<file path="flow/config.mk">
export PLATFORM = sky130hd
export DESIGN_NAME = LASER
export DESIGN_NICKNAME = LASER
export VERILOG_FILES = /design/flow/design.v
export SDC_FILE = /design/flow/constraint.sdc
export NUM_CORES = 4
export LEC_CHECK = 0
export CAP_MARGIN = 0
export CORE_MARGIN = 2
export CORE_UTILIZATION = 72
export CTS_CLUSTER_SIZE = 49
export PLACE_DENSITY_LB_ADDON = 0.0
export SETUP_SLACK_MARGIN = 1.27
export SLEW_MARGIN = 5
</file>
<file path="flow/constraint.sdc">
create_clock -name core_clock -period 4.34 [get_ports {CLK}]
set_input_delay 0.8680 -clock core_clock [delete_from_list [all_inputs] [get_ports {CLK}]]
set_output_delay 0.8680 -clock core_clock [all_outputs]
set_load 0.01 [all_outputs]
</file>
<file path="flow/design.v">
module LASER (
input CLK,
input RST,
input [3:0] X,
input [3:0] Y,
output reg [3:0] C1X,
output reg [3:0] C1Y,
output reg [3:0] C2X,
output reg [3:0] C2Y,
output reg DONE);
parameter LFSR_WIDTH = 10;
parameter [LFSR_WIDTH-1:0] threshold = 10'd150;
reg [LFSR_WIDTH-1:0] q;  
wire feedback;  
assign feedback = q[9] ^ q[6];
always @(posedge CLK) begin
    if (RST)
        q <= 10'h1;  
    else
        q <= {q[LFSR_WIDTH-2:0], feedback};  
end
wire [3:0] step;
assign step = (q[5])? 4'b0001: 4'b0010;   
reg [1:0] current_state;
reg [1:0] next_state;
parameter  INIT = 0;
parameter READ = 1;
parameter WALK = 2;
parameter OUTPUT = 3;
reg [5:0] cover_prev;  
reg [5:0] cover_current;  
reg [5:0] cover_max;  
reg [5:0] cnt;  
reg [3:0] corX [39:0];  
reg [3:0] corY [39:0];
reg [3:0] x1, y1, x2, y2;  
reg [3:0] tmpX1, tmpY1, tmpX2, tmpY2; 
reg [3:0] dx1, dy1, dx2, dy2;
reg [19:0] round;  
parameter MAX_ROUND = 20'd2000;
parameter [5:0] LAST = 6'd41;  
always @(posedge CLK) begin
  if (current_state == INIT) begin
    corX[cnt] <= X;
    corY[cnt] <= Y;
  end
  if (current_state == READ || next_state == READ) begin
    corX[cnt] <= X;
    corY[cnt] <= Y;
  end
end
always @(*) begin
  if (cnt == 6'd0 || cnt == LAST || next_state == READ || RST) begin
    dx1 = 4'd0; dy1 = 4'd0;
    dx2 = 4'd0; dy2 = 4'd0;
  end
  else if (next_state == WALK) begin
    dx1 = (tmpX1 > corX[cnt-6'd1])? tmpX1 - corX[cnt-6'd1] : corX[cnt-6'd1] - tmpX1;
    dy1 = (tmpY1 > corY[cnt-6'd1])? tmpY1 - corY[cnt-6'd1] : corY[cnt-6'd1] - tmpY1;
    dx2 = (tmpX2 > corX[cnt-6'd1])? tmpX2 - corX[cnt-6'd1] : corX[cnt-6'd1] - tmpX2;
    dy2 = (tmpY2 > corY[cnt-6'd1])? tmpY2 - corY[cnt-6'd1] : corY[cnt-6'd1] - tmpY2;
  end
  else begin
    dx1 = 4'd0; dy1 = 4'd0;
    dx2 = 4'd0; dy2 = 4'd0;
  end
end
always @(posedge CLK) begin
  if (RST)
    current_state <= INIT;
  else
    current_state <= next_state;
end
always @(*) begin
  case (current_state)
    INIT:
      next_state = (RST)? INIT: READ;
    READ:
      next_state = (cnt == 6'd39)? WALK: READ;
    WALK:  
      next_state = (round == MAX_ROUND)? OUTPUT: WALK;
    OUTPUT:
      next_state = INIT;
    default:
      next_state = INIT;
  endcase
end
always @(posedge CLK) begin
  if (RST)
    round <= 0;
  else if (current_state == OUTPUT)
    round <= 0;
  else if (current_state == WALK) begin
    if (cnt == LAST)
      round <= round + 1;
  end
end
always @(posedge CLK) begin
  if (RST) begin
    tmpX2 <= 4'd7; 
  end
  else if (current_state == OUTPUT) begin
    tmpX2 <= 4'd7;
  end
  else if (current_state == WALK && cnt == 6'd0) begin  
    if (q[5]) tmpX2 <= (x2+step < 16)? x2+step : 15; 
    else      tmpX2 <= (x2 > step) ? x2-step : 0;  
  end
end
always @(posedge CLK) begin
  if (RST) begin
    tmpY2 <= 4'd7;
  end
  else if (current_state == OUTPUT) begin
    tmpY2 <= 4'd7;
  end
  else if (current_state == WALK && cnt == 6'd0) begin  
    if (q[9]) tmpY2 <= (y2+step < 16)? y2+step : 15;
    else      tmpY2 <= (y2 > step)? y2-step : 0;  
  end
end
always @(posedge CLK) begin
  if (RST) begin
    tmpX1 <= 4'd7;
  end
  else if (current_state == OUTPUT) begin
    tmpX1 <= 4'd7;
  end
  else if (current_state == WALK && cnt == 6'd0) begin  
    if (q[0]) tmpX1 <= (x1+step < 16)? x1+step : 15;  
    else      tmpX1 <= (x1 > step)? x1-step : 0; 
  end
end
always @(posedge CLK) begin
  if (RST) begin
    tmpY1 <= 4'd7;
  end
  else if (current_state == OUTPUT) begin
    tmpY1 <= 4'd7;
  end
  else if (current_state == WALK && cnt == 6'd0) begin  
    if (q[3]) tmpY1 <= (y1+step < 16)? y1+step : 15; 
    else      tmpY1 <= (y1 > step)? y1-step : 0;  
  end
end
always @(posedge CLK) begin
  if (RST) begin
    x1 <= 4'd0; y1 <= 4'd0;
    x2 <= 4'd8; y2 <= 4'd8;
  end
  else if (current_state == OUTPUT) begin
    x1 <= 4'd0; y1 <= 4'd0;
    x2 <= 4'd8; y2 <= 4'd8;
  end
  else if (current_state == WALK) begin
    if (cnt == LAST) begin
      if(cover_current > cover_prev) begin
        x1 <= tmpX1; y1 <= tmpY1;
        x2 <= tmpX2; y2 <= tmpY2;
      end
      else begin  
        if (q < threshold) begin  
          x1 <= tmpX1; y1 <= tmpY1;
          x2 <= tmpX2; y2 <= tmpY2;
        end
      end
    end
  end
end
always @(posedge CLK) begin
  if (RST)
    cover_prev <= 6'd0;
  else if (current_state == OUTPUT)
    cover_prev <= 6'd0;
  else if (current_state == WALK) begin
    if(cnt == LAST) begin  
      if(cover_current > cover_prev)
        cover_prev <= cover_current;
      else begin  
        if (q < threshold)   
          cover_prev <= cover_current;
      end
    end
  end
end
always @(posedge CLK) begin
  if(RST)
    cover_current <= 6'd0;
  else if(next_state == OUTPUT)   
    cover_current <= 6'd0;
  else if(current_state == WALK) begin
    if(cnt > 0) begin
      if (cnt == LAST)
        cover_current <= 6'd0;
      else begin
        cover_current <= cover_current +
        ((dx1 + dy1 <= 4) || (dx1 == 3 && dy1 == 2) || (dx1 == 2 && dy1 == 3) ||
         (dx2 + dy2 <= 4) || (dx2 == 3 && dy2 == 2) || (dx2 == 2 && dy2 == 3));        
      end
    end
    else 
      cover_current <= 6'd0;
  end
  else
    cover_current <= 6'd0;
end
always @(posedge CLK) begin
  if(RST)
    cover_max <= 6'd0;
  else if(current_state == WALK) begin
    if(cnt == LAST) begin  
      if(cover_current > cover_max)
        cover_max <= cover_current;
    end
  end
  else if(current_state == OUTPUT)
    cover_max <= 0;
  else
    cover_max <= 0;
end
always @(posedge CLK) begin
  if (RST)
    cnt <= 0;
  else if (current_state == OUTPUT || next_state == OUTPUT)
    cnt <= 0;
  else if (next_state == READ)  
    cnt <= cnt + 1;
  else if (current_state == WALK) begin
      cnt <= (cnt == LAST)? 0: cnt+1;
  end
  else
    cnt <= 0;
end
always @(posedge CLK) begin
  if (RST) begin
    C1X <= 4'd7; C1Y <= 4'd7;
    C2X <= 4'd7; C2Y <= 4'd7;
  end
  else if (current_state == WALK) begin
    if(cnt == LAST) begin
      if(cover_current > cover_max) begin
        C1X <= tmpX1; C1Y <= tmpY1;
        C2X <= tmpX2; C2Y <= tmpY2;
      end
    end
  end
end
always @(posedge CLK) begin
  if(RST)
    DONE <= 1'b0;
  else if (next_state == OUTPUT)
    DONE <= 1'b1;
  else
    DONE <= 1'b0;
end
endmodule
</file>
<file path="flow/run.sh">
#!/bin/bash
# the make line also repeats each setting of config.mk as NAME=value (left out here)
make -C /OpenROAD-flow-scripts/flow DESIGN_CONFIG=/design/flow/config.mk WORK_HOME=/design/flow/orfs CLKGATE_MAP_FILE= finish
</file>
==> results of run 1 <==
## per-layer routing
| metal | GRT usage | wire length, um | up-vias |
|---|---|---|---|
| met5 | 0 | 13 | - |
| met4 | 0.2230 | 5521 | 2 |
| met3 | 0.09591 | 8478 | 434 |
| met2 | 0.6899 | 29600 | 1442 |
| met1 | 0.5170 | 20060 | 6767 |
| li1 | - | - | 5601 |
## through the flow
stage | hold WS [ns] | TNS (ns)
finish | 0.4655 | -9.368
global route | 0.4870 | -10.35
CTS | 0.4642 | -7.347
detailed placement | 0.4563 | -7.569
global placement | 0.4454 | -6.746
floorplan | 0.4317 | -7.223
## cell type report
| cell class | count | share of cell area |
|---|---|---|
| Timing Repair Buffer | 215 | 0.08175 |
| Antenna cell | 3 | 0.0003218 |
| Clock inverter | 17 | 0.008690 |
| Inverter | 61 | 0.01008 |
| Clock buffer | 57 | 0.04967 |
| Multi-Input combinational cell | 819 | 0.3272 |
| Sequential cell | 427 | 0.5040 |
| Tap cell | 341 | 0.01829 |
## what timing repair did
action | in CTS | in global routing
gates resized | 55 | 49
setup endpoints to repair | 275 | 174
gates cloned | 3 | 0
pin swaps | 26 | 10
buffers inserted | 21 | 13
==> impl_metrics.ini, run 1 <==
; flow metrics
[run_status]
status = failed layout checks
failed_checks = setup timing

[power]
p_seq_uw = 4440
switching_share = 0.2801
p_clk_uw = 3840
clkPwrFrac = 0.367
ir_drop_mv = 0.5563
leakagePower_uw = 0.008397
power_switching_uw = 2933
pwr-share-seq = 0.424
p_comb_frac = 0.210
p_comb_uw = 2200
p_int_uw = 7541
p_per_area_nw_per_um2 = 449.0
power_leader = registers
power_uw = 10470

[worst_setup_path]
crit_family = AND-OR/OR-AND gates
r2r_start = cnt[1]
critPathMostFrequentCell = xor2_1
r2r_end = cover_current[4]
slowest_delay_ns = 0.58
start_kind = register
startpoint = cnt[1]
worst-path-buf-inv = 4
end_kind = register
crit_path_end = cover_current[4]
arrival_ns = 6.44
worstRegToRegCells = 28
critPathSlowestCell = a211oi_1
crit_cells = 28
path_class = register to register
r2r_slack_ns = -1.66
worstPathRequired_ns = 4.78
crit_fanout = 11

[route]
drc = 0
ant_nets = 0
vias = 14250
drt_iter0_markers = 2386
wirelength_mm = 63.68
viasPerCell = 7.343
firstDrtPassIters = 8
wl_per_cell_um = 32.83

[yosys]
yosysTopAreaCell = edfxtp_1
syn_nets = 1474
ys_warn_count = 1
topCombFamilyByArea = multiplexers
synth_top_flop_cell = edfxtp_1
synth_cell_type_count = 78
edf_count = 320
area_leaders = edfxtp_1 (50%), mux4_2 (11%), dfxtp_1 (11%)
synthCells = 1374
synth_flops = 427
top_area_frac = 0.4953
top_cells_by_count = edfxtp_1 (320), nor2_1 (144), dfxtp_1 (107), mux4_2 (96), ha_1 (72)
syn_area_per_cell_um2 = 14.12
synthAoiAreaFrac = 0.06875
mux_share = 0.1225
yosys-stat-cells = 1374
synth.most_common_cell = edfxtp_1
xor_area_frac = 0.01890
synthArstFlopShare = 0
ys_area_um2 = 19400
netlist_area_um2 = 19400
yosys.area_share.adder = 0.06501
postSynthSeqShare = 0.6057
simple_gate_share = 0.09119

[min_path]
worstHoldStart = cover_prev[5]
min_to = cover_prev[5]
min_path_type = register to register
holdPathStages = 2

[cts]
root_buffer = clkbuf_16
htree_num_levels = 2
holdBufCountCts = 0
cts_max_path_buffers = 3
cts_tree = built
clk_pin_slew_worst_paths_ns = 0.07
clock-sinks = 427
numCtsBuffers = 43
worstSkewPairLatency_ns = 0.59

[place]
portBuffers = 26
gp_congestion = 0.8851
dp_slack_ns = -1.360
dp_hpwl_mm = 31.46
place_area_um2 = 21190
placedCellCount = 1826

[grt]
first_global_vias = 13680
grt_first_pass_wirelength_mm = 85.71
grt_max_degree = 46
antenna_found_initial = 4
grtUsageTotal = 0.4160
globalRouteOverflowTotal = 0

[floorplan]
num_rows = 60
initial_utilization = 0.7259
die_width_um = 168.2
coreArea_um2 = 26730
num_io_pins = 27
die-height_um = 168.2
die_area_um2 = 28270

[final_timing]
final-setup-viol-count = 6
post-route-min-period_ns = 6.004
setup_ws_ns = -1.664
worstMarginPinSlew_ns = 0.8941
fin_skew_ns = 0.03599
slew_viol_final = 0
fmax_mhz = 166.5
hold_viol_final = 0
timing.slew.headroom = 0.4039
min_period_over_period = 1.383
rsz0062_at_grt = yes

[final_layout]
ff_latch_area_um2 = 11760
finalNonFillerCells = 1940
stdcell_area_um2 = 23330
area_growth_pct = 20.23
logic_area_um2 = 7632
fin_nets = 1667
fin_util = 0.8728
fillers = 1067

[run]
warnings = 53
maxCapViolCount = 0
==> run 2, diff against run 1 <==
Settings changed: ABC_AREA set to 1, CAP_MARGIN 0 to 35, CELL_PAD_IN_SITES_DETAIL_PLACEMENT set to 2, CELL_PAD_IN_SITES_GLOBAL_PLACEMENT set to 0, CORE_ASPECT_RATIO set to 1.37, CORE_UTILIZATION 72 to 49, CTS_CLUSTER_SIZE 49 to unset, GPL_ROUTABILITY_DRIVEN set to 0, HOLD_SLACK_MARGIN set to -0.06, MIN_ROUTING_LAYER set to met2, PLACE_DENSITY set to 0.53, PLACE_DENSITY_LB_ADDON 0.0 to unset, SETUP_SLACK_MARGIN 1.27 to -0.76, SLEW_MARGIN 5 to 15.
Clock period 4.34 ns to 8.03 ns, I/O delays scaled along.
==> run 2 against run 1 <==
Still fails the layout checks on setup timing; first-iteration DRC count went up to 3.1 times the previous value; worst setup slack better by 1.6 ns; sequential share of layout area is 2.3 points higher; register-to-register slack better by 1.6 ns; largest cell class unchanged.
==> impl_metrics.ini, run 2 <==
; flow metrics
[yosys]
xor_area_frac = 0.01272
topCombFamilyByArea = simple AND/OR/NAND/NOR gates
top_area_frac = 0.4811
synthAoiAreaFrac = 0.1327
simple_gate_share = 0.1532
synthCells = 1940
area_leaders = edfxtp_1 (48%), dfxtp_1 (11%), nand2_1 (5.1%)
netlist_area_um2 = 19970
edf_count = 320
mux_share = 0
synth_flops = 427
postSynthSeqShare = 0.5884
yosys-stat-cells = 1940
ys_warn_count = 1
synthArstFlopShare = 0
top_cells_by_count = edfxtp_1 (320), nand2_1 (273), nor2_1 (245), o21ai_0 (168), inv_1 (147)
ys_area_um2 = 19970
syn_nets = 2040
syn_area_per_cell_um2 = 10.30
synth_cell_type_count = 56
yosysTopAreaCell = edfxtp_1
synth_top_flop_cell = edfxtp_1
synth.most_common_cell = edfxtp_1
yosys.area_share.adder = 0.06315

[min_path]
min_path_type = register to register
holdPathStages = 2
worstHoldStart = q[2]
min_to = q[3]

[floorplan]
die_width_um = 176.5
num_io_pins = 27
die-height_um = 240.3
num_rows = 86
coreArea_um2 = 40240
initial_utilization = 0.4963
die_area_um2 = 42410

[run]
maxCapViolCount = 0
warnings = 55

[final_timing]
holdWs_ns = 0.4520
post-route-min-period_ns = 8.047
setup_ws_ns = -0.01709
worstMarginPinSlew_ns = 1.127
fmax_mhz = 124.3
fin_skew_ns = 0.04977
timing.slew.headroom = 0.2457
min_period_over_period = 1.002
rsz0062_at_grt = no
hold_viol_final = 0
final-setup-viol-count = 1
slew_viol_final = 0

[worst_setup_path]
r2r_start = cnt[1]
start_kind = register
r2r_slack_ns = -0.02
startpoint = cnt[1]
arrival_ns = 8.52
path_class = register to register
worst-path-buf-inv = 4
end_kind = register
slowest_delay_ns = 0.62
critPathSlowestCell = dfxtp_1
r2r_end = cover_current[4]
crit_family = simple AND/OR/NAND/NOR gates
crit_fanout = 25
worstRegToRegCells = 30
crit_path_end = cover_current[4]
critPathMostFrequentCell = nand3_1
worstPathRequired_ns = 8.51
crit_cells = 30

[grt]
antenna_found_initial = 0
grtUsageTotal = 0.5864
grt_max_degree = 166
grt_first_pass_wirelength_mm = 123.5
globalRouteOverflowTotal = 0
first_global_vias = 26410

[power]
ir_drop_mv = 0.2242
switching_share = 0.3298
p_seq_uw = 2390
p_comb_uw = 1020
p_comb_frac = 0.184
p_int_uw = 3723
power_switching_uw = 1832
p_clk_uw = 2140
power_uw = 5554
clkPwrFrac = 0.385
pwr-share-seq = 0.431
p_per_area_nw_per_um2 = 249.2
leakagePower_uw = 0.008375
power_leader = registers

[route]
drt_iter0_markers = 7512
firstDrtPassIters = 27
drc = 0
vias = 23060
dr_wl_met3_mm = 31.72
wl_per_cell_um = 35.18
ant_nets = 0
viasPerCell = 9.121
wirelength_mm = 88.93
highest_layer = met5
met1_length_um = 0
wl_met2_mm = 41.18

[cts]
cts_tree = built
holdBufCountCts = 0
clk_pin_slew_worst_paths_ns = 0.07
htree_num_levels = 2
worstSkewPairLatency_ns = 0.61
postCtsResizedCells = 0
clock-sinks = 427
cts_max_path_buffers = 3
root_buffer = clkbuf_16
cts_setup_buffers = 0
numCtsBuffers = 43

[final_layout]
fin_nets = 2066
area_growth_pct = 11.61
fin_util = 0.5539
ff_latch_area_um2 = 11760
fillers = 3948
finalNonFillerCells = 2528
logic_area_um2 = 7239

[run_status]
status = failed layout checks
failed_checks = setup timing

[place]
dp_hpwl_mm = 47.79
placedCellCount = 2431
portBuffers = 26
run 2: per-layer routing:
metal	global-route usage	up-vias
li1	-	6818
met1	-	6864
met2	0.7257	7689
met3	0.6442	1670
met4	0.3033	16
met5	0.09524	-
run 2: metrics by stage:
step	instance area, um^2	worst slack, ns	TNS [ns]
floorplan	19970	2.767	0
global placement	20740	2.005	0
detailed placement	20800	1.399	0
CTS	22150	0.8147	0
global route	22290	0.2159	0
finish	22290	-0.01709	-0.01709
run 2: cell type report:
type | instances | area share
tap | 528 | 0.02964
clock inverter | 20 | 0.007802
inverter | 160 | 0.02711
clock buffer | 58 | 0.05310
sequential | 427 | 0.5273
antenna | 1 | 0.0001123
multi-input combinational | 1263 | 0.3248
timing repair buffer | 71 | 0.03014
==> run 3, diff against run 2 <==
Settings changed: ABC_AREA 1 to unset, CAP_MARGIN 35 to 20, CELL_PAD_IN_SITES_DETAIL_PLACEMENT 2 to unset, CELL_PAD_IN_SITES_GLOBAL_PLACEMENT 0 to unset, CORE_ASPECT_RATIO 1.37 to unset, CORE_UTILIZATION 49 to 68, GPL_ROUTABILITY_DRIVEN 0 to unset, HOLD_SLACK_MARGIN -0.06 to unset, MIN_ROUTING_LAYER met2 to unset, PLACE_DENSITY 0.53 to unset, PLACE_DENSITY_LB_ADDON set to 0.0, SETUP_SLACK_MARGIN -0.76 to unset, SLEW_MARGIN 15 to 20.
Clock period 8.03 ns to 4.45 ns, I/O delays scaled along.
==> run 3 against run 2 <==
The layout still fails its checks (setup timing); via count shrank 44%; die area is 30% lower; sequential power increased by 81%; cell count decreased by 23%; non-clock buffer count rose by 103; core utilization up 26 points.
==> impl_metrics.ini, run 3 <==
; flow metrics
[grt]
grt_max_degree = 46
globalRouteOverflowTotal = 0
grtUsageTotal = 0.3511
antenna_found_initial = 0
grt_first_pass_wirelength_mm = 78.54
first_global_vias = 12870

[worst_setup_path]
r2r_slack_ns = -1.29
crit_family = AND-OR/OR-AND gates
startpoint = cnt[0]
worstRegToRegCells = 25
slowest_delay_ns = 0.52
worstPathRequired_ns = 4.88
start_kind = register
crit_fanout = 12
crit_cells = 25
critPathSlowestCell = mux4_2
worst-path-buf-inv = 4
path_class = register to register
arrival_ns = 6.17
r2r_start = cnt[0]
end_kind = register
r2r_end = cover_current[4]
crit_path_end = cover_current[4]

[route]
ant_nets = 0
vias = 12840
viasPerCell = 6.634
drt_iter0_markers = 1665
drc = 0
firstDrtPassIters = 8
diodes = 0
wirelength_mm = 51.73
wl_per_cell_um = 26.73

[yosys]
synthCells = 1374
synth_cell_type_count = 78
top_area_frac = 0.4953
synth.most_common_cell = edfxtp_1
ys_area_um2 = 19400
postSynthSeqShare = 0.6057
area_leaders = edfxtp_1 (50%), mux4_2 (11%), dfxtp_1 (11%)
mux_share = 0.1225
edf_count = 320
syn_nets = 1474
yosysTopAreaCell = edfxtp_1
synthAoiAreaFrac = 0.06875
yosys.area_share.adder = 0.06501
netlist_area_um2 = 19400
topCombFamilyByArea = multiplexers
syn_area_per_cell_um2 = 14.12
xor_area_frac = 0.01890
synth_flops = 427
top_cells_by_count = edfxtp_1 (320), nor2_1 (144), dfxtp_1 (107), mux4_2 (96), ha_1 (72)
simple_gate_share = 0.09119
synth_top_flop_cell = edfxtp_1
synthArstFlopShare = 0
ys_warn_count = 1
yosys-stat-cells = 1374

[final_timing]
final-setup-viol-count = 6
post-route-min-period_ns = 5.741
rsz0062_at_grt = yes
min_period_over_period = 1.290
fmax_mhz = 174.2
setup_tns_ns = -7.081
timing.slew.headroom = 0.2979
worstMarginPinSlew_ns = 1.049
fin_skew_ns = 0.04160
setup_ws_ns = -1.291
hold_viol_final = 0
slew_viol_final = 0

[floorplan]
coreArea_um2 = 27930
die-height_um = 172.9
num_io_pins = 27
die_width_um = 172.9
num_rows = 61
die_area_um2 = 29900
initial_utilization = 0.6945

[cts]
worstSkewPairLatency_ns = 0.58
numCtsBuffers = 42
clk_pin_slew_worst_paths_ns = 0.07
root_buffer = clkbuf_16
cts_tree = built
clock-sinks = 427
holdBufCountCts = 0
htree_num_levels = 2
cts_max_path_buffers = 3

[final_layout]
fin_util = 0.8183
area_growth_pct = 17.83
fillers = 1492
fin_nets = 1625

[power]
p_per_area_nw_per_um2 = 430.1
p_int_uw = 7250
leakagePower_uw = 0.008149
p_comb_frac = 0.194
power_switching_uw = 2583
p_clk_uw = 3600
ir_drop_mv = 0.4733
power_leader = registers
power_uw = 9833
p_seq_uw = 4330
p_comb_uw = 1910
switching_share = 0.2627
pwr-share-seq = 0.440
clkPwrFrac = 0.366

[run_status]
failed_checks = setup timing
status = failed layout checks

[min_path]
min_to = cover_prev[1]
min_path_type = register to register
worstHoldStart = cover_prev[1]
holdPathStages = 2

[place]
portBuffers = 26
gp_congestion = 0.8970
dp_hpwl_mm = 29.73

[run]
warnings = 55
maxCapViolCount = 0
-- run 3: timing repair --
item | CTS | global route
endpoints found under the setup margin | 6 | 6
cloned | 3 | 0
buffers inserted | 24 | 3
pin swaps | 23 | 20
resized | 50 | 18
-- run 3: layer usage --
metal  part of all wire  routed length, um  global-route usage
met1               0.37              19240              0.4635
met2               0.50              25690              0.5908
met3              0.082               4224             0.05079
met4              0.050               2567              0.1511
met5                  0                  0                   0
-- run 3: cell type report --
cell class,count,area (um^2),share of cell area
Timing Repair Buffer,174,1570,0.06869
Tap cell,378,473.0,0.02069
Sequential cell,427,11760,0.5143
Clock buffer,51,1106,0.04839
Multi-Input combinational cell,819,7481,0.3273
Inverter,61,231.5,0.01013
Clock inverter,25,241.5,0.01056
-- run 3: per-stage QoR --
step                      std cells  hold WS [ns]  setup slack (ns)  area, um^2
after floorplan                1374        0.4317            -1.196       19620
after global placement         1831        0.4479            -1.159       21000
after detailed placement       1831        0.4609            -1.302       21000
after CTS                      1933        0.4716            -1.172       22800
after global routing           1935        0.4906            -1.519       22860
final                          1935        0.4678            -1.291       22860
==> run 4, diff against run 3 <==
Settings changed: ABC_AREA set to 1, CELL_PAD_IN_SITES_GLOBAL_PLACEMENT set to 1, CORE_ASPECT_RATIO set to 0.61, CORE_UTILIZATION 68 to 25, MIN_ROUTING_LAYER set to met2, PLACE_DENSITY set to 0.53, PLACE_DENSITY_LB_ADDON 0.0 to unset, SETUP_SLACK_MARGIN set to -0.31, SLEW_MARGIN 20 to 15.
Clock period 4.45 ns to 4.2 ns, I/O delays scaled along.
==> run 4 against run 3 <==
The layout fails its checks (DRC, setup timing); routed wire length is 31% higher; sequential power is 5.3% higher; hold slack worse by 0.035 ns; highest routed layer is now met5; critical path depth is 7 higher; first-iteration DRC count is 77% higher; largest cell class unchanged.
==> impl_metrics.ini, run 4 <==
; flow metrics
[worst_setup_path]
slowest_delay_ns = 0.52
crit_path_end = cover_current[5]
crit_family = simple AND/OR/NAND/NOR gates
critPathSlowestCell = fa_2
worst-path-buf-inv = 9
path_class = register to register
worstPathRequired_ns = 4.75
r2r_end = cover_current[5]
end_kind = register
worstRegToRegCells = 32
arrival_ns = 5.73
r2r_slack_ns = -0.99
start_kind = register
crit_fanout = 8
r2r_start = cnt[0]
startpoint = cnt[0]
crit_cells = 32

[floorplan]
die_area_um2 = 82240
die_width_um = 365.9
coreArea_um2 = 78680
die-height_um = 224.8
initial_utilization = 0.2539
num_io_pins = 27
num_rows = 80

[route]
drc = 1
ant_nets = 0
met1_length_um = 0
highest_layer = met5
dr_wl_met3_mm = 33.55
wirelength_mm = 67.63
firstDrtPassIters = 49
vias = 21160
viasPerCell = 6.388
wl_per_cell_um = 20.42
wl_met2_mm = 28.96
drt_iter0_markers = 2941

[final_timing]
fin_skew_ns = 0.02452
fmax_mhz = 192.9
worstMarginPinSlew_ns = 1.097
slew_viol_final = 0
min_period_over_period = 1.235
timing.slew.headroom = 0.2685
rsz0062_at_grt = yes
post-route-min-period_ns = 5.185
setup_ws_ns = -0.9852
final-setup-viol-count = 6
hold_viol_final = 0

[yosys]
ys_area_um2 = 19970
mux_share = 0
yosys.area_share.adder = 0.06315
synth.most_common_cell = edfxtp_1
xor_area_frac = 0.01272
edf_count = 320
yosys-stat-cells = 1940
top_cells_by_count = edfxtp_1 (320), nand2_1 (273), nor2_1 (245), o21ai_0 (168), inv_1 (147)
syn_area_per_cell_um2 = 10.30
top_area_frac = 0.4811
synth_cell_type_count = 56
synthAoiAreaFrac = 0.1327
topCombFamilyByArea = simple AND/OR/NAND/NOR gates
synth_flops = 427
simple_gate_share = 0.1532
syn_nets = 2040
postSynthSeqShare = 0.5884
area_leaders = edfxtp_1 (48%), dfxtp_1 (11%), nand2_1 (5.1%)
ys_warn_count = 1
synth_top_flop_cell = edfxtp_1
yosysTopAreaCell = edfxtp_1
netlist_area_um2 = 19970
synthCells = 1940
synthArstFlopShare = 0

[power]
p_int_uw = 7924
p_comb_frac = 0.235
clkPwrFrac = 0.363
p_seq_uw = 4560
p_comb_uw = 2670
p_clk_uw = 4130
leakagePower_uw = 0.009907
power_uw = 11360
switching_share = 0.3025
power_switching_uw = 3436
pwr-share-seq = 0.402
p_per_area_nw_per_um2 = 431.3
power_leader = registers
ir_drop_mv = 0.3163

[final_layout]
area_growth_pct = 31.87
fin_nets = 2307
stdcell_area_um2 = 26340
fillers = 7970

[place]
portBuffers = 26
dp_hpwl_mm = 42.67
gp_congestion = 0.9272
place_area_um2 = 23280

[cts]
clock-sinks = 427
worstSkewPairLatency_ns = 0.63
htree_num_levels = 2
cts_tree = built
root_buffer = clkbuf_16
cts_max_path_buffers = 3
clk_pin_slew_worst_paths_ns = 0.07
holdBufCountCts = 0
numCtsBuffers = 46

[min_path]
min_path_type = register to register
min_to = q[8]
holdPathStages = 2
worstHoldStart = q[7]

[grt]
antenna_found_initial = 0
first_global_vias = 23980
grt_max_degree = 129
grt_first_pass_wirelength_mm = 99.33
globalRouteOverflowTotal = 0
grtUsageTotal = 0.2429

[run]
maxCapViolCount = 0
warnings = 54

[run_status]
failed_checks = DRC, setup timing
status = failed layout checks
run 4: metrics by stage:
stage | util | hold WS, ns | TNS (ns) | worst slack, ns | cells
floorplan | - | 0.4031 | -2.514 | -0.5769 | 1940
global placement | 0.2959 | 0.4178 | -6.533 | -1.301 | 3183
detailed placement | 0.2959 | 0.4148 | -6.679 | -1.290 | 3183
CTS | 0.3299 | 0.4312 | -4.018 | -0.7967 | 3302
global route | 0.3347 | 0.4436 | -6.767 | -1.230 | 3309
finish | 0.3348 | 0.4326 | -5.176 | -0.9852 | 3312
run 4: layout make-up:
cell class	count	area, um^2	share of cell area
Timing Repair Buffer	308	2949	0.1120
Timing Repair inverter	1	30.03	0.001140
Multi-Input combinational cell	1263	8167	0.3101
Antenna cell	3	7.507	0.0002850
Clock buffer	57	1255	0.04765
Inverter	160	624.3	0.02370
Tap cell	1066	1334	0.05064
Sequential cell	427	11760	0.4463
Clock inverter	27	216.5	0.008218
run 4: routing by layer:
layer  global-route usage  vias to the layer above
met1                    -                     7374
met3               0.3866                      440
met4              0.04925                       42
met5               0.1731                        -
li1                     -                     7326
met2               0.2268                     5976
run 4: what timing repair did:
| item | 4_1_cts | 5_1_grt |
|---|---|---|
| endpoints found under the setup margin | 6 | 6 |
| buffers inserted | 28 | 8 |
| gates cloned | 9 | 2 |
| pin swaps | 105 | 55 |
| resized | 176 | 69 |
==> run 5, diff against run 4 <==
Settings changed: ABC_AREA 1 to 0, CELL_PAD_IN_SITES_DETAIL_PLACEMENT set to 1, CELL_PAD_IN_SITES_GLOBAL_PLACEMENT 1 to unset, CORE_ASPECT_RATIO 0.61 to unset, CORE_UTILIZATION 25 to 71, CTS_CLUSTER_SIZE set to 98, GPL_TIMING_DRIVEN set to 0, HOLD_SLACK_MARGIN set to 0.12, MIN_ROUTING_LAYER met2 to unset, PLACE_DENSITY 0.53 to unset, SETUP_SLACK_MARGIN -0.31 to 0.8, SLEW_MARGIN 15 to 20.
Clock period 4.2 ns to 5.98 ns, I/O delays scaled along.
==> run 5 against run 4 <==
The run now fails in clock tree synthesis; synthesized cell count down 29%; die area down 65%; synthesized area shrank 2.9%.
==> impl_metrics.ini, run 5 <==
; implementation run metrics
[run_status]
status = did not finish
haltStage = clock tree synthesis
toolErrorMsg = [ERROR DPL-0033] detailed placement checks failed during check placement.

[yosys]
xor_area_frac = 0.01890
synth_flops = 427
mux_share = 0.1225
yosys-stat-cells = 1374
area_leaders = edfxtp_1 (50%), mux4_2 (11%), dfxtp_1 (11%)
synthAoiAreaFrac = 0.06875
top_area_frac = 0.4953
synthArstFlopShare = 0
postSynthSeqShare = 0.6057
synth_top_flop_cell = edfxtp_1
top_cells_by_count = edfxtp_1 (320), nor2_1 (144), dfxtp_1 (107), mux4_2 (96), ha_1 (72)
topCombFamilyByArea = multiplexers
ys_warn_count = 1
ys_area_um2 = 19400
synth_cell_type_count = 78
simple_gate_share = 0.09119
edf_count = 320
syn_nets = 1474
synthCells = 1374
syn_area_per_cell_um2 = 14.12
synth.most_common_cell = edfxtp_1
yosysTopAreaCell = edfxtp_1
yosys.area_share.adder = 0.06501
netlist_area_um2 = 19400

[floorplan]
num_io_pins = 27
initial_utilization = 0.7219
die-height_um = 169.3
num_rows = 60
coreArea_um2 = 26880
die_width_um = 169.3
die_area_um2 = 28660

[place]
place_area_um2 = 20260
placedCellCount = 1740
dp_slack_ns = -1.187
gp_congestion = 0.8713
portBuffers = 25
dp_hpwl_mm = 42.70
## run 5: through the flow
stage / total power [uW] / hold slack, ns
3_5_place_dp: 4374 / 0.4814
3_3_place_gp: 4266 / 0.4488
2_1_floorplan: 4016 / 0.4317
==> run 6, diff against run 5 <==
Settings changed: ABC_AREA 0 to unset, CELL_PAD_IN_SITES_DETAIL_PLACEMENT 1 to unset, CORE_UTILIZATION 71 to 72, CTS_CLUSTER_SIZE 98 to 47, GPL_TIMING_DRIVEN 0 to unset, HOLD_SLACK_MARGIN 0.12 to unset, PLACE_DENSITY_LB_ADDON set to 0.0, SETUP_SLACK_MARGIN 0.8 to 1.17, SLEW_MARGIN 20 to 0.
Clock period 5.98 ns to 4.13 ns, I/O delays scaled along.
==> run 6 against run 5 <==
The layout now fails its checks (setup timing); synthesized area stayed put; synthesized cell count unchanged; die area decreased by 1.4%.
==> impl_metrics.ini, run 6 <==
; flow metrics
[run_status]
status = failed layout checks
failed_checks = setup timing

[place]
dp_hpwl_mm = 32.46
gp_congestion = 0.8850
placedCellCount = 1844
portBuffers = 26

[worst_setup_path]
r2r_start = cnt[2]
path_class = register to register
worstRegToRegCells = 29
arrival_ns = 6.80
worstPathRequired_ns = 4.54
slowest_delay_ns = 0.70
r2r_end = cover_current[5]
crit_fanout = 5
crit_family = buffers and inverters
critPathSlowestCell = xor2_1
crit_cells = 29
startpoint = cnt[2]
end_kind = register
r2r_slack_ns = -2.26
start_kind = register
crit_path_end = cover_current[5]
worst-path-buf-inv = 11
critPathMostFrequentCell = buf_4

[final_timing]
rsz0062_at_grt = yes
timing.slew.headroom = 0.3939
hold_viol_final = 0
setup_ws_ns = -2.259
fmax_mhz = 156.5
worstMarginPinSlew_ns = 0.9058
min_period_over_period = 1.547
slew_viol_final = 0
fin_skew_ns = 0.03743
final-setup-viol-count = 6
setup_tns_ns = -12.94
post-route-min-period_ns = 6.389

[yosys]
xor_area_frac = 0.01890
synth_cell_type_count = 78
syn_area_per_cell_um2 = 14.12
synth_top_flop_cell = edfxtp_1
yosys-stat-cells = 1374
top_area_frac = 0.4953
synthCells = 1374
area_leaders = edfxtp_1 (50%), mux4_2 (11%), dfxtp_1 (11%)
synth_flops = 427
synthAoiAreaFrac = 0.06875
netlist_area_um2 = 19400
yosys.area_share.adder = 0.06501
postSynthSeqShare = 0.6057
topCombFamilyByArea = multiplexers
edf_count = 320
top_cells_by_count = edfxtp_1 (320), nor2_1 (144), dfxtp_1 (107), mux4_2 (96), ha_1 (72)
ys_warn_count = 1
synthArstFlopShare = 0
yosysTopAreaCell = edfxtp_1
ys_area_um2 = 19400
syn_nets = 1474
synth.most_common_cell = edfxtp_1
mux_share = 0.1225
simple_gate_share = 0.09119

[min_path]
worstHoldStart = cover_prev[4]
min_path_type = register to register
holdPathStages = 2
min_to = cover_prev[4]

[power]
p_comb_frac = 0.226
ir_drop_mv = 0.6950
p_seq_uw = 4670
p_int_uw = 8130
clkPwrFrac = 0.361
pwr-share-seq = 0.413
leakagePower_uw = 0.008588
power_leader = registers
p_comb_uw = 2560
p_per_area_nw_per_um2 = 477.1
power_switching_uw = 3169
switching_share = 0.2805
p_clk_uw = 4080

[cts]
numCtsBuffers = 42
cts_tree = built
holdBufCountCts = 0
worstSkewPairLatency_ns = 0.56
clk_pin_slew_worst_paths_ns = 0.07
root_buffer = clkbuf_16
clock-sinks = 427
htree_num_levels = 2
cts_max_path_buffers = 3

[final_layout]
fillers = 945
area_growth_pct = 22.06
finalNonFillerCells = 1968
fin_nets = 1694

[route]
firstDrtPassIters = 9
drt_iter0_markers = 2557
viasPerCell = 7.517
wl_per_cell_um = 34.33
drc = 0
wirelength_mm = 67.57
ant_nets = 0
vias = 14790

[floorplan]
die_width_um = 168.2
initial_utilization = 0.7259
num_rows = 60
coreArea_um2 = 26730
num_io_pins = 27
die-height_um = 168.2
die_area_um2 = 28270

[grt]
globalRouteOverflowTotal = 0
grt_max_degree = 46
grt_first_pass_wirelength_mm = 90.10
first_global_vias = 14070
antenna_found_initial = 7
grtUsageTotal = 0.4411

[run]
warnings = 54
maxCapViolCount = 0
-- run 6: cell type report --
class | instances | area (um^2) | share of cell area
multi-input combinational | 820 | 7690 | 0.3247
sequential | 427 | 11760 | 0.4964
tap | 341 | 426.7 | 0.01802
clock inverter | 30 | 327.8 | 0.01384
timing repair buffer | 242 | 2181 | 0.09209
inverter | 61 | 231.5 | 0.009774
antenna | 1 | 2.502 | 0.0001057
clock buffer | 46 | 1066 | 0.04501
-- run 6: layer usage --
metal | track usage | routed length [um]
met4 | 0.2886 | 6929
met3 | 0.1121 | 10050
met1 | 0.5300 | 20330
met5 | 0 | 61
met2 | 0.7176 | 30200
-- run 6: timing repair --
item / in CTS / in global routing
gates resized: 58 / 42
cloned: 4 / 1
pin swaps: 14 / 20
buffers inserted: 25 / 17
endpoints found under the setup margin: 42 / 159
-- run 6: stage by stage --
stage                     utilization  hold WS [ns]  cell area (um^2)  setup WS, ns  total power (uW)
after detailed placement       0.7988        0.4549             21350        -1.564              6540
after global routing           0.8860        0.4905             23680        -2.353             11460
after global placement         0.7988        0.4450             21350        -1.395              6497
after floorplan                     -        0.4317             19620        -1.516              5815
final                          0.8861        0.4706             23680        -2.259             11300
after CTS                      0.8723        0.4677             23310        -1.550             10770
==> run 7, diff against run 6 <==
Settings changed: CORE_UTILIZATION 72 to 68, CTS_CLUSTER_SIZE 47 to 53, SETUP_SLACK_MARGIN 1.17 to 0.94, SLEW_MARGIN 0 to 20.
Clock period 4.13 ns to 3.27 ns, I/O delays scaled along.
==> run 7 against run 6 <==
Still fails the layout checks on setup timing; largest cell class unchanged; maximum frequency up 6.9%; first-iteration DRC count is 4.7% lower; critical path depth is 1 lower; count of clock-buffer cells in the layout rose by 6; largest power group unchanged; routed wire length decreased by 3.2%; core utilization grew 0.19 points; clock power increased by 26%; global-route usage down 3.4 points; worst setup slack worse by 0.45 ns.
==> impl_metrics.ini, run 7 <==
; flow metrics
[floorplan]
die_area_um2 = 29900
num_io_pins = 27
initial_utilization = 0.6945
num_rows = 61
die-height_um = 172.9
die_width_um = 172.9
coreArea_um2 = 27930

[route]
drc = 0
drt_iter0_markers = 2436
viasPerCell = 7.179
vias = 14850
met1_length_mm = 20.56
wl_met2_mm = 30.98
highest_layer = met5
firstDrtPassIters = 8
wirelength_mm = 65.38
ant_nets = 0
wl_per_cell_um = 31.61
diodes = 0
dr_wl_met3_mm = 8.192

[yosys]
area_leaders = edfxtp_1 (50%), mux4_2 (11%), dfxtp_1 (11%)
synthArstFlopShare = 0
yosys.area_share.adder = 0.06501
mux_share = 0.1225
synthAoiAreaFrac = 0.06875
synth.most_common_cell = edfxtp_1
top_area_frac = 0.4953
postSynthSeqShare = 0.6057
top_cells_by_count = edfxtp_1 (320), nor2_1 (144), dfxtp_1 (107), mux4_2 (96), ha_1 (72)
topCombFamilyByArea = multiplexers
synth_flops = 427
syn_nets = 1474
synth_cell_type_count = 78
netlist_area_um2 = 19400
ys_warn_count = 1
synth_top_flop_cell = edfxtp_1
syn_area_per_cell_um2 = 14.12
simple_gate_share = 0.09119
synthCells = 1374
yosys-stat-cells = 1374
xor_area_frac = 0.01890
yosysTopAreaCell = edfxtp_1
edf_count = 320
ys_area_um2 = 19400

[power]
pwr-share-seq = 0.418
power_switching_uw = 3904
power_leader = registers
switching_share = 0.2768
p_per_area_nw_per_um2 = 568.6
leakagePower_uw = 0.009016
p_seq_uw = 5890
p_comb_uw = 3060
p_int_uw = 10200
clkPwrFrac = 0.365
ir_drop_mv = 0.5829
p_comb_frac = 0.217
p_clk_uw = 5150

[place]
portBuffers = 26
gp_congestion = 0.8901
place_area_um2 = 21790
dp_hpwl_mm = 32.22

[worst_setup_path]
r2r_start = cnt[0]
crit_fanout = 8
crit_family = adder cells
arrival_ns = 6.41
critPathSlowestCell = dfxtp_4
startpoint = cnt[0]
slowest_delay_ns = 0.38
r2r_end = cover_current[4]
worstRegToRegCells = 28
worst-path-buf-inv = 5
start_kind = register
worstPathRequired_ns = 3.70
crit_cells = 28
path_class = register to register
r2r_slack_ns = -2.71
end_kind = register
crit_path_end = cover_current[4]

[grt]
grt_max_degree = 46
globalRouteOverflowTotal = 0
first_global_vias = 14190
antenna_found_initial = 1
grtUsageTotal = 0.4074
grt_first_pass_wirelength_mm = 90.58

[cts]
root_buffer = clkbuf_16
worstSkewPairLatency_ns = 0.57
htree_num_levels = 2
numCtsBuffers = 43
clk_pin_slew_worst_paths_ns = 0.06
clock-sinks = 427
cts_max_path_buffers = 3
cts_tree = built

[min_path]
min_to = q[3]
holdPathStages = 1
min_path_type = register to register
worstHoldStart = q[2]

[final_timing]
worstMarginPinSlew_ns = 0.9296
fin_skew_ns = 0.02513
timing.slew.headroom = 0.3784
slew_viol_final = 0
post-route-min-period_ns = 5.977
rsz0062_at_grt = yes
fmax_mhz = 167.3
hold_viol_final = 0
setup_ws_ns = -2.707
final-setup-viol-count = 6
min_period_over_period = 1.828

[final_layout]
fin_util = 0.8880
stdcell_area_um2 = 24810
fin_nets = 1758
area_growth_pct = 27.85
fillers = 1025

[run]
maxCapViolCount = 0
warnings = 53

[run_status]
status = failed layout checks
failed_checks = setup timing
-- run 7: final cells by class --
| type | count | area (um^2) | share of cell area |
|---|---|---|---|
| sequential | 427 | 11760 | 0.4741 |
| multi-input combinational | 822 | 7993 | 0.3222 |
| timing repair buffer | 303 | 2935 | 0.1183 |
| clock buffer | 52 | 1141 | 0.04600 |
| tap | 378 | 473.0 | 0.01907 |
| clock inverter | 25 | 267.8 | 0.01079 |
| inverter | 61 | 235.2 | 0.009483 |
-- run 7: through the flow --
step	TNS, ns	hold slack (ns)	setup slack, ns	cells	power, uW
final	-15.48	0.4618	-2.707	2068	14100
after global routing	-16.24	0.4757	-2.834	2068	14320
after CTS	-13.54	0.4638	-2.358	2039	13540
after detailed placement	-14.73	0.4557	-2.558	1898	8324
after global placement	-13.87	0.4471	-2.420	1898	8264
after floorplan	-13.64	0.4317	-2.376	1374	7365
-- run 7: layer usage --
metal,vias up,global-route usage
met5,-,0
met4,2,0.2218
met3,458,0.07454
met2,1476,0.6750
met1,7116,0.5159
li1,5795,-
-- run 7: timing repair --
action,CTS,global route
gates cloned,9,0
pin swaps,45,35
setup buffers,55,29
gates resized,67,59
hold buffers,0,0
setup endpoints to repair,389,329
==> run 8, diff against run 7 <==
Settings changed: ABC_AREA set to 1, CORE_UTILIZATION 68 to 59, CTS_CLUSTER_SIZE 53 to 12, GPL_ROUTABILITY_DRIVEN set to 0, GPL_TIMING_DRIVEN set to 1, MIN_ROUTING_LAYER set to met2, PLACE_DENSITY_LB_ADDON 0.0 to unset, SETUP_SLACK_MARGIN 0.94 to 0.52.
Clock period 3.27 ns to 3.57 ns, I/O delays scaled along.
==> run 8 against run 7 <==
The layout fails its checks (DRC, setup timing); die area rose by 18%; count of clock-buffer cells in the layout rose by 10; sequential power fell by 8.8%; worst setup slack improved by 1.1 ns; flip-flop count did not move; hold slack got worse by 0.042 ns; synthesized area rose by 2.9%; core utilization fell by 13 points; total power fell by 9.2%; maximum frequency rose by 16%; non-clock buffer count fell by 15; highest routed layer unchanged.
==> impl_metrics.ini, run 8 <==
; flow metrics
[run_status]
status = failed layout checks
failed_checks = DRC, setup timing

[yosys]
synthArstFlopShare = 0
mux_share = 0
yosys-stat-cells = 1940
synth.most_common_cell = edfxtp_1
xor_area_frac = 0.01272
synth_flops = 427
edf_count = 320
postSynthSeqShare = 0.5884
netlist_area_um2 = 19970
syn_nets = 2040
simple_gate_share = 0.1532
topCombFamilyByArea = simple AND/OR/NAND/NOR gates
yosys.area_share.adder = 0.06315
synthAoiAreaFrac = 0.1327
synth_cell_type_count = 56
synth_top_flop_cell = edfxtp_1
synthCells = 1940
area_leaders = edfxtp_1 (48%), dfxtp_1 (11%), nand2_1 (5.1%)
top_cells_by_count = edfxtp_1 (320), nand2_1 (273), nor2_1 (245), o21ai_0 (168), inv_1 (147)
yosysTopAreaCell = edfxtp_1
top_area_frac = 0.4811
ys_area_um2 = 19970
syn_area_per_cell_um2 = 10.30
ys_warn_count = 1

[final_timing]
post-route-min-period_ns = 5.139
timing.slew.headroom = 0.4407
min_period_over_period = 1.439
fmax_mhz = 194.6
setup_tns_ns = -8.341
rsz0062_at_grt = yes
hold_viol_final = 0
setup_ws_ns = -1.569
final-setup-viol-count = 6
worstMarginPinSlew_ns = 0.8364
slew_viol_final = 0
fin_skew_ns = 0.03025

[route]
firstDrtPassIters = 54
vias = 21200
drc = 1
ant_nets = 0
wl_per_cell_um = 20.76
diodes = 0
viasPerCell = 7.968
drt_iter0_markers = 5022
wirelength_mm = 55.25

[worst_setup_path]
startpoint = cnt[0]
slowest_delay_ns = 0.36
worst-path-buf-inv = 14
r2r_start = cnt[0]
start_kind = register
r2r_end = cover_current[5]
worstPathRequired_ns = 4.09
critPathMostFrequentCell = buf_4
crit_cells = 36
worstRegToRegCells = 36
arrival_ns = 5.66
end_kind = register
r2r_slack_ns = -1.57
crit_family = simple AND/OR/NAND/NOR gates
crit_fanout = 8
path_class = register to register
crit_path_end = cover_current[5]
critPathSlowestCell = dfxtp_4

[final_layout]
area_growth_pct = 26.30
fin_util = 0.7542
fin_nets = 2285
finalNonFillerCells = 2661

[power]
leakagePower_uw = 0.009708
p_per_area_nw_per_um2 = 507.8
power_switching_uw = 3707
power_leader = registers
switching_share = 0.2894
p_seq_uw = 5370
ir_drop_mv = 0.4348
clkPwrFrac = 0.355
p_comb_frac = 0.226
p_clk_uw = 4550
p_int_uw = 9103
p_comb_uw = 2890
pwr-share-seq = 0.419

[floorplan]
initial_utilization = 0.5971
die_width_um = 188.0
num_rows = 67
num_io_pins = 27
die-height_um = 188.0
die_area_um2 = 35340
coreArea_um2 = 33450

[place]
dp_slack_ns = -1.633
dp_hpwl_mm = 33.61
placedCellCount = 2543
portBuffers = 26

[cts]
cts_tree = built
numCtsBuffers = 45
root_buffer = clkbuf_16
cts_max_path_buffers = 3
clock-sinks = 427
htree_num_levels = 2
holdBufCountCts = 0
worstSkewPairLatency_ns = 0.61
clk_pin_slew_worst_paths_ns = 0.06

[min_path]
min_path_type = register to register
worstHoldStart = q[2]
min_to = q[3]
holdPathStages = 2

[grt]
grtUsageTotal = 0.4547
antenna_found_initial = 0
globalRouteOverflowTotal = 0
grt_max_degree = 82
first_global_vias = 22360
grt_first_pass_wirelength_mm = 84.15

[run]
maxCapViolCount = 0
warnings = 55
## run 8: routing by layer
layer | vias to the layer above | global-route usage | share of wire
li1 | 7264 | - | -
met1 | 7315 | - | 0
met2 | 5730 | 0.5663 | 0.49
met3 | 877 | 0.5701 | 0.38
met4 | 16 | 0.1084 | 0.12
met5 | - | 0.09890 | 0.0068
## run 8: cell type report
type                    instances  area (um^2)
clock buffers                  62         1220
clock inverters                13        143.9
fillers                      2182         8223
inverters                     160        629.4
multi-input cells            1263         8225
flip-flops and latches        427        11760
well taps                     448        560.5
repair buffers                288         2690
## run 8: timing repair
| item | 4_1_cts | 5_1_grt |
|---|---|---|
| gates resized | 158 | 81 |
| buffers inserted | 25 | 11 |
| setup endpoints to repair | 35 | 127 |
| cloned | 7 | 0 |
| pin swaps | 97 | 55 |
## run 8: metrics by stage
stage                     total power, uW  area (um^2)  hold slack, ns
after floorplan                      6645        20200          0.4031
after global placement               7468        22350          0.4108
after detailed placement             7502        22350          0.4168
after CTS                           12380        24800          0.4241
after global routing                13130        25230          0.4495
final                               12810        25230          0.4202
==> run 9, diff against run 8 <==
Settings changed: ABC_AREA 1 to unset, CORE_UTILIZATION 59 to 64, CTS_CLUSTER_SIZE 12 to unset, GPL_ROUTABILITY_DRIVEN 0 to unset, GPL_TIMING_DRIVEN 1 to unset, MIN_ROUTING_LAYER met2 to unset, SETUP_SLACK_MARGIN 0.52 to 1.17.
Clock period 3.57 ns to 4.38 ns, I/O delays scaled along.
==> run 9 against run 8 <==
The layout fails its checks (setup timing); clock skew shrank 0.015 ns; synthesized area shrank 2.9%; cell area shrank 7.4%; global-route usage shrank 14 points; worst setup slack gained 0.28 ns; critical path depth shrank 9; maximum frequency shrank 9.4%; total power shrank 21%; cell count shrank 25%; via count shrank 41%; critical path type unchanged.
==> impl_metrics.ini, run 9 <==
; flow metrics
[run_status]
status = failed layout checks
failed_checks = setup timing

[worst_setup_path]
r2r_start = cnt[0]
path_class = register to register
r2r_end = cover_current[4]
r2r_slack_ns = -1.29
worstRegToRegCells = 27
slowest_delay_ns = 0.58
crit_family = adder cells
worstPathRequired_ns = 4.82
worst-path-buf-inv = 6
startpoint = cnt[0]
end_kind = register
critPathSlowestCell = mux4_2
crit_fanout = 10
start_kind = register
crit_cells = 27
arrival_ns = 6.11
crit_path_end = cover_current[4]

[grt]
globalRouteOverflowTotal = 0
grt_most_used_layer = met2
grt_max_degree = 46
first_global_vias = 12510
antenna_found_initial = 0
use_met3 = 0.04071
grt_util_met1 = 0.4284
met2_usage = 0.5371
grtUsageTotal = 0.3176
grt_first_pass_wirelength_mm = 74.42

[yosys]
synth_cell_type_count = 78
synthArstFlopShare = 0
area_leaders = edfxtp_1 (50%), mux4_2 (11%), dfxtp_1 (11%)
edf_count = 320
yosysTopAreaCell = edfxtp_1
synthCells = 1374
netlist_area_um2 = 19400
top_area_frac = 0.4953
yosys.area_share.adder = 0.06501
top_cells_by_count = edfxtp_1 (320), nor2_1 (144), dfxtp_1 (107), mux4_2 (96), ha_1 (72)
synth_top_flop_cell = edfxtp_1
mux_share = 0.1225
syn_area_per_cell_um2 = 14.12
postSynthSeqShare = 0.6057
synth_flops = 427
syn_nets = 1474
yosys-stat-cells = 1374
topCombFamilyByArea = multiplexers
synthAoiAreaFrac = 0.06875
xor_area_frac = 0.01890
ys_warn_count = 1
ys_area_um2 = 19400
synth.most_common_cell = edfxtp_1
simple_gate_share = 0.09119

[power]
power_uw = 10080
p_seq_uw = 4390
p_per_area_nw_per_um2 = 431.4
p_comb_frac = 0.204
power_switching_uw = 2593
p_int_uw = 7487
ir_drop_mv = 0.4084
power_leader = registers
pwr-share-seq = 0.436
leakagePower_uw = 0.008356
switching_share = 0.2573
p_comb_uw = 2060
clkPwrFrac = 0.360
p_clk_uw = 3630

[floorplan]
num_io_pins = 27
initial_utilization = 0.6529
die-height_um = 178.1
die_area_um2 = 31720
die_width_um = 178.1
num_rows = 63
coreArea_um2 = 29720

[route]
diodes = 0
drt_iter0_markers = 1291
wirelength_mm = 48.74
wl_per_cell_um = 24.53
viasPerCell = 6.311
firstDrtPassIters = 5
ant_nets = 0
drc = 0
vias = 12540

[final_timing]
slew_viol_final = 0
final-setup-viol-count = 6
timing.slew.headroom = 0.4202
min_period_over_period = 1.295
fin_skew_ns = 0.01525
worstMarginPinSlew_ns = 0.8671
setup_ws_ns = -1.290
rsz0062_at_grt = yes
fmax_mhz = 176.4
hold_viol_final = 0
post-route-min-period_ns = 5.670

[place]
placedCellCount = 1868
portBuffers = 26
dp_slack_ns = -1.386
place_area_um2 = 21200
dp_hpwl_mm = 30.04
gp_congestion = 0.9069

[cts]
clock-sinks = 427
clk_pin_slew_worst_paths_ns = 0.06
cts_max_path_buffers = 3
root_buffer = clkbuf_16
numCtsBuffers = 43
worstSkewPairLatency_ns = 0.56
holdBufCountCts = 0
htree_num_levels = 2
cts_tree = built

[min_path]
min_to = cover_prev[5]
holdPathStages = 2
min_path_type = register to register
worstHoldStart = cover_prev[5]

[final_layout]
fin_nets = 1663
stdcell_area_um2 = 23370
fin_util = 0.7863
area_growth_pct = 20.44
finalNonFillerCells = 1987
fillers = 1654

[run]
maxCapViolCount = 0
warnings = 56
-- run 9: area by class of cell --
cell class,count,area [um^2],area share
clock buffers,47,1091,0.04669
clock inverters,32,306.5,0.01312
inverters,61,235.2,0.01007
multi-input cells,819,7601,0.3253
flip-flops and latches,427,11760,0.5031
well taps,390,488.0,0.02088
repair buffers,211,1888,0.08080
-- run 9: layer usage --
layer | vias up | wire length (um)
li1 | 5605 | -
met3 | 110 | 3202
met2 | 541 | 24600
met4 | 0 | 1714
met5 | - | 0
met1 | 6283 | 19230
-- run 9: through the flow --
step / hold WS [ns] / TNS, ns
finish: 0.4703 / -7.038
global placement: 0.4491 / -7.135
global route: 0.4881 / -8.276
CTS: 0.4718 / -6.625
detailed placement: 0.4602 / -7.677
floorplan: 0.4317 / -6.983
-- run 9: what timing repair did --
action | in CTS | in global routing
gates cloned | 3 | 0
setup buffers | 34 | 3
pin swaps | 18 | 14
endpoints found under the setup margin | 149 | 120
gates resized | 53 | 38
==> run 10, diff against run 9 <==
Settings changed: ABC_AREA set to 1, CORE_UTILIZATION 64 to 72, SETUP_SLACK_MARGIN 1.17 to unset, TNS_END_PERCENT set to 5.
Clock period 4.38 ns to 3.85 ns, I/O delays scaled along.
==> run 10 against run 9 <==
The layout still fails its checks (setup timing); die area shrank 8.3%; cell count up 28%; combinational power increased by 17%; largest cell class unchanged; worst setup slack got worse by 0.49 ns; first-iteration DRC count grew 130%; core utilization grew 12 points; sequential share of layout area shrank 2.2 points.
==> impl_metrics.ini, run 10 <==
; flow metrics
[yosys]
synth_flops = 427
yosys-stat-cells = 1940
ys_area_um2 = 19970
postSynthSeqShare = 0.5884
topCombFamilyByArea = simple AND/OR/NAND/NOR gates
synthCells = 1940
yosysTopAreaCell = edfxtp_1
mux_share = 0
simple_gate_share = 0.1532
netlist_area_um2 = 19970
yosys.area_share.adder = 0.06315
area_leaders = edfxtp_1 (48%), dfxtp_1 (11%), nand2_1 (5.1%)
syn_nets = 2040
synth_cell_type_count = 56
top_cells_by_count = edfxtp_1 (320), nand2_1 (273), nor2_1 (245), o21ai_0 (168), inv_1 (147)
synthAoiAreaFrac = 0.1327
syn_area_per_cell_um2 = 10.30
synth.most_common_cell = edfxtp_1
xor_area_frac = 0.01272
edf_count = 320
top_area_frac = 0.4811
ys_warn_count = 1
synthArstFlopShare = 0
synth_top_flop_cell = edfxtp_1

[final_layout]
area_growth_pct = 22.35
finalNonFillerCells = 2537
stdcell_area_um2 = 24440
fillers = 1078
fin_nets = 2233
fin_util = 0.9017

[worst_setup_path]
worstRegToRegCells = 34
start_kind = register
worst-path-buf-inv = 9
worstPathRequired_ns = 4.27
path_class = register to register
r2r_start = cnt[1]
critPathSlowestCell = a21oi_1
crit_path_end = cover_current[3]
crit_cells = 34
crit_fanout = 7
r2r_end = cover_current[3]
crit_family = simple AND/OR/NAND/NOR gates
r2r_slack_ns = -1.78
slowest_delay_ns = 0.53
end_kind = register
startpoint = cnt[1]
arrival_ns = 6.05

[power]
p_clk_uw = 4210
p_int_uw = 8256
p_comb_frac = 0.208
clkPwrFrac = 0.363
leakagePower_uw = 0.009395
pwr-share-seq = 0.429
power_switching_uw = 3351
switching_share = 0.2887
p_comb_uw = 2420
p_seq_uw = 4980
ir_drop_mv = 0.5100
p_per_area_nw_per_um2 = 475.0
power_leader = registers

[final_timing]
fin_skew_ns = 0.03424
post-route-min-period_ns = 5.630
fmax_mhz = 177.6
slew_viol_final = 0
worstMarginPinSlew_ns = 1.036
setup_ws_ns = -1.780
min_period_over_period = 1.462
setup_tns_ns = -10.21
holdWs_ns = 0.4233
final-setup-viol-count = 12
rsz0062_at_grt = yes
hold_viol_final = 0
timing.slew.headroom = 0.3075

[grt]
antenna_found_initial = 0
first_global_vias = 16530
globalRouteOverflowTotal = 0
grt_first_pass_wirelength_mm = 92.13
grt_max_degree = 107
grtUsageTotal = 0.4182

[floorplan]
die-height_um = 170.6
num_rows = 60
num_io_pins = 27
initial_utilization = 0.7370
coreArea_um2 = 27100
die_area_um2 = 29090
die_width_um = 170.6

[min_path]
worstHoldStart = q[1]
min_to = q[2]
holdPathStages = 2
min_path_type = register to register

[route]
ant_nets = 0
drc = 0
diodes = 0
vias = 17140
wl_per_cell_um = 25.20
wirelength_mm = 63.94
firstDrtPassIters = 9
viasPerCell = 6.756
drt_iter0_markers = 3000

[place]
dp_hpwl_mm = 32.81
place_area_um2 = 21970
placedCellCount = 2435
gp_congestion = 0.9289
portBuffers = 26

[cts]
cts_tree = built
htree_num_levels = 2
worstSkewPairLatency_ns = 0.57
numCtsBuffers = 42
root_buffer = clkbuf_16
clk_pin_slew_worst_paths_ns = 0.07
clock-sinks = 427
cts_max_path_buffers = 3

[run]
maxCapViolCount = 0
warnings = 57

[run_status]
status = failed layout checks
failed_checks = setup timing
## run 10: through the flow
stage          setup WS, ns  total power, uW
3_3_place_gp         -1.279             6854
4_1_cts              -1.077            11220
5_1_grt              -1.809            11850
3_5_place_dp         -1.394             6902
2_1_floorplan       -0.9269             6161
6_report             -1.780            11610
## run 10: per-layer routing
layer / wire length, um / track usage / vias to the layer above
met4: 5363 / 0.2538 / 0
met5: 0 / 0 / -
li1: - / - / 7204
met1: 20770 / 0.5031 / 7930
met3: 8271 / 0.09924 / 432
met2: 29540 / 0.6886 / 1574
## run 10: area by class of cell
class	count	area, um^2	area share
Timing Repair Buffer	238	2237	0.09155
Inverter	160	635.6	0.02601
Clock inverter	17	211.5	0.008653
Clock buffer	59	1176	0.04813
Tap cell	372	465.4	0.01905
Timing Repair inverter	1	16.27	0.0006656
Multi-Input combinational cell	1263	7938	0.3248
Sequential cell	427	11760	0.4811
## run 10: timing repair
| item | 4_1_cts | 5_1_grt |
|---|---|---|
| hold endpoints to repair | 0 | 0 |
| buffers inserted | 17 | 4 |
| hold buffers | 0 | 0 |
| setup endpoints to repair | 6 | 6 |
| pin swaps | 82 | 37 |
| resized | 138 | 32 |
| gates cloned | 6 | 1 |
==> run 11, diff against run 10 <==
Settings changed: ABC_AREA 1 to unset, CAP_MARGIN 20 to 40, CTS_CLUSTER_SIZE set to 13, PLACE_DENSITY_LB_ADDON set to 0.02, SETUP_SLACK_MARGIN set to -0.47, TNS_END_PERCENT 5 to unset.
Clock period 3.85 ns to 4.88 ns, I/O delays scaled along.
==> run 11 against run 10 <==
Still fails the layout checks on setup timing; sequential power shrank 21%; critical path type unchanged; register-to-register slack improved by 0.71 ns; count of clock-buffer cells in the layout shrank 3; flip-flop count stayed put; cell area is 6.4% lower; worst setup slack better by 0.71 ns; non-clock buffer count shrank 55; synthesized cell count fell by 29%.
==> impl_metrics.ini, run 11 <==
; flow metrics
[run_status]
status = failed layout checks
failed_checks = setup timing

[route]
viasPerCell = 7.390
drc = 0
wl_per_cell_um = 32.39
vias = 14090
ant_nets = 0
drt_iter0_markers = 2243
firstDrtPassIters = 9
wirelength_mm = 61.76

[yosys]
xor_area_frac = 0.01890
synthArstFlopShare = 0
yosysTopAreaCell = edfxtp_1
ys_area_um2 = 19400
synth_cell_type_count = 78
netlist_area_um2 = 19400
yosys.area_share.adder = 0.06501
topCombFamilyByArea = multiplexers
simple_gate_share = 0.09119
top_cells_by_count = edfxtp_1 (320), nor2_1 (144), dfxtp_1 (107), mux4_2 (96), ha_1 (72)
synth_top_flop_cell = edfxtp_1
syn_area_per_cell_um2 = 14.12
ys_warn_count = 1
syn_nets = 1474
synthAoiAreaFrac = 0.06875
yosys-stat-cells = 1374
mux_share = 0.1225
top_area_frac = 0.4953
synth_flops = 427
synthCells = 1374
area_leaders = edfxtp_1 (50%), mux4_2 (11%), dfxtp_1 (11%)
postSynthSeqShare = 0.6057
edf_count = 320
synth.most_common_cell = edfxtp_1

[cts]
worstSkewPairLatency_ns = 0.59
cts_tree = built
cts_max_path_buffers = 3
clk_pin_slew_worst_paths_ns = 0.06
clock-sinks = 427
numCtsBuffers = 42
root_buffer = clkbuf_16
htree_num_levels = 2
holdBufCountCts = 0

[power]
clkPwrFrac = 0.357
p_comb_uw = 1970
switching_share = 0.2782
leakagePower_uw = 0.008201
power_leader = registers
p_clk_uw = 3280
p_comb_frac = 0.214
p_int_uw = 6639
power_switching_uw = 2559
p_per_area_nw_per_um2 = 401.9
p_seq_uw = 3950
ir_drop_mv = 0.3744
pwr-share-seq = 0.429

[worst_setup_path]
crit_cells = 28
critPathSlowestCell = mux4_2
startpoint = cnt[0]
r2r_slack_ns = -1.07
crit_fanout = 8
worstRegToRegCells = 28
slowest_delay_ns = 0.67
worst-path-buf-inv = 3
crit_family = adder cells
start_kind = register
critPathMostFrequentCell = xor2_1
r2r_start = cnt[0]
r2r_end = cover_current[4]
crit_path_end = cover_current[4]
worstPathRequired_ns = 5.32
end_kind = register
path_class = register to register
arrival_ns = 6.39

[floorplan]
die_area_um2 = 28270
num_io_pins = 27
coreArea_um2 = 26730
initial_utilization = 0.7259
die_width_um = 168.2
num_rows = 60
die-height_um = 168.2

[place]
gp_congestion = 0.9263
dp_hpwl_mm = 30.98
placedCellCount = 1779
portBuffers = 26
dp_slack_ns = -0.8731

[grt]
antenna_found_initial = 6
grt_max_degree = 46
globalRouteOverflowTotal = 0
first_global_vias = 13600
grtUsageTotal = 0.4215
grt_first_pass_wirelength_mm = 86.69

[final_timing]
setup_ws_ns = -1.071
slew_viol_final = 0
rsz0062_at_grt = yes
min_period_over_period = 1.220
worstMarginPinSlew_ns = 1.019
final-setup-viol-count = 6
timing.slew.headroom = 0.3096
post-route-min-period_ns = 5.951
fin_skew_ns = 0.04676
fmax_mhz = 168.0
hold_viol_final = 0

[run]
warnings = 57
maxCapViolCount = 0

[min_path]
min_to = cover_prev[5]
holdPathStages = 2
worstHoldStart = cover_prev[5]
min_path_type = register to register

[final_layout]
area_growth_pct = 17.95
fin_nets = 1634
finalNonFillerCells = 1907
fin_util = 0.8562
==> run 11: routing by layer <==
| layer | vias up | GRT usage | wire (um) |
|---|---|---|---|
| li1 | 5554 | - | - |
| met1 | 6744 | 0.5324 | 19640 |
| met2 | 1385 | 0.6800 | 28710 |
| met3 | 409 | 0.09944 | 8095 |
| met4 | 0 | 0.2429 | 5307 |
| met5 | - | 0 | 0 |
==> run 11: per-stage QoR <==
| stage | area, um^2 | hold slack [ns] | power (uW) | TNS, ns |
|---|---|---|---|---|
| after floorplan | 19620 | 0.4317 | 4921 | -3.983 |
| after global placement | 20870 | 0.4511 | 5487 | -3.839 |
| after detailed placement | 20870 | 0.4619 | 5533 | -4.612 |
| after CTS | 22610 | 0.4700 | 8912 | -4.102 |
| after global routing | 22880 | 0.4893 | 9351 | -6.774 |
| final | 22880 | 0.4693 | 9198 | -5.801 |
==> run 11: cell type report <==
cell class	count	area [um^2]
multi-input combinational	819	7433
inverter	61	231.5
timing repair buffer	183	1714
clock buffer	56	1145
clock inverter	16	166.4
antenna	4	10.01
tap	341	426.7
fill	1155	3842
sequential	427	11760
==> run 11: repair_timing <==
item,in CTS,in global routing
gates cloned,2,0
pin swaps,19,21
setup buffers,26,12
setup endpoints to repair,6,6
gates resized,37,18
Power is estimated from default activity; no workload was simulated.
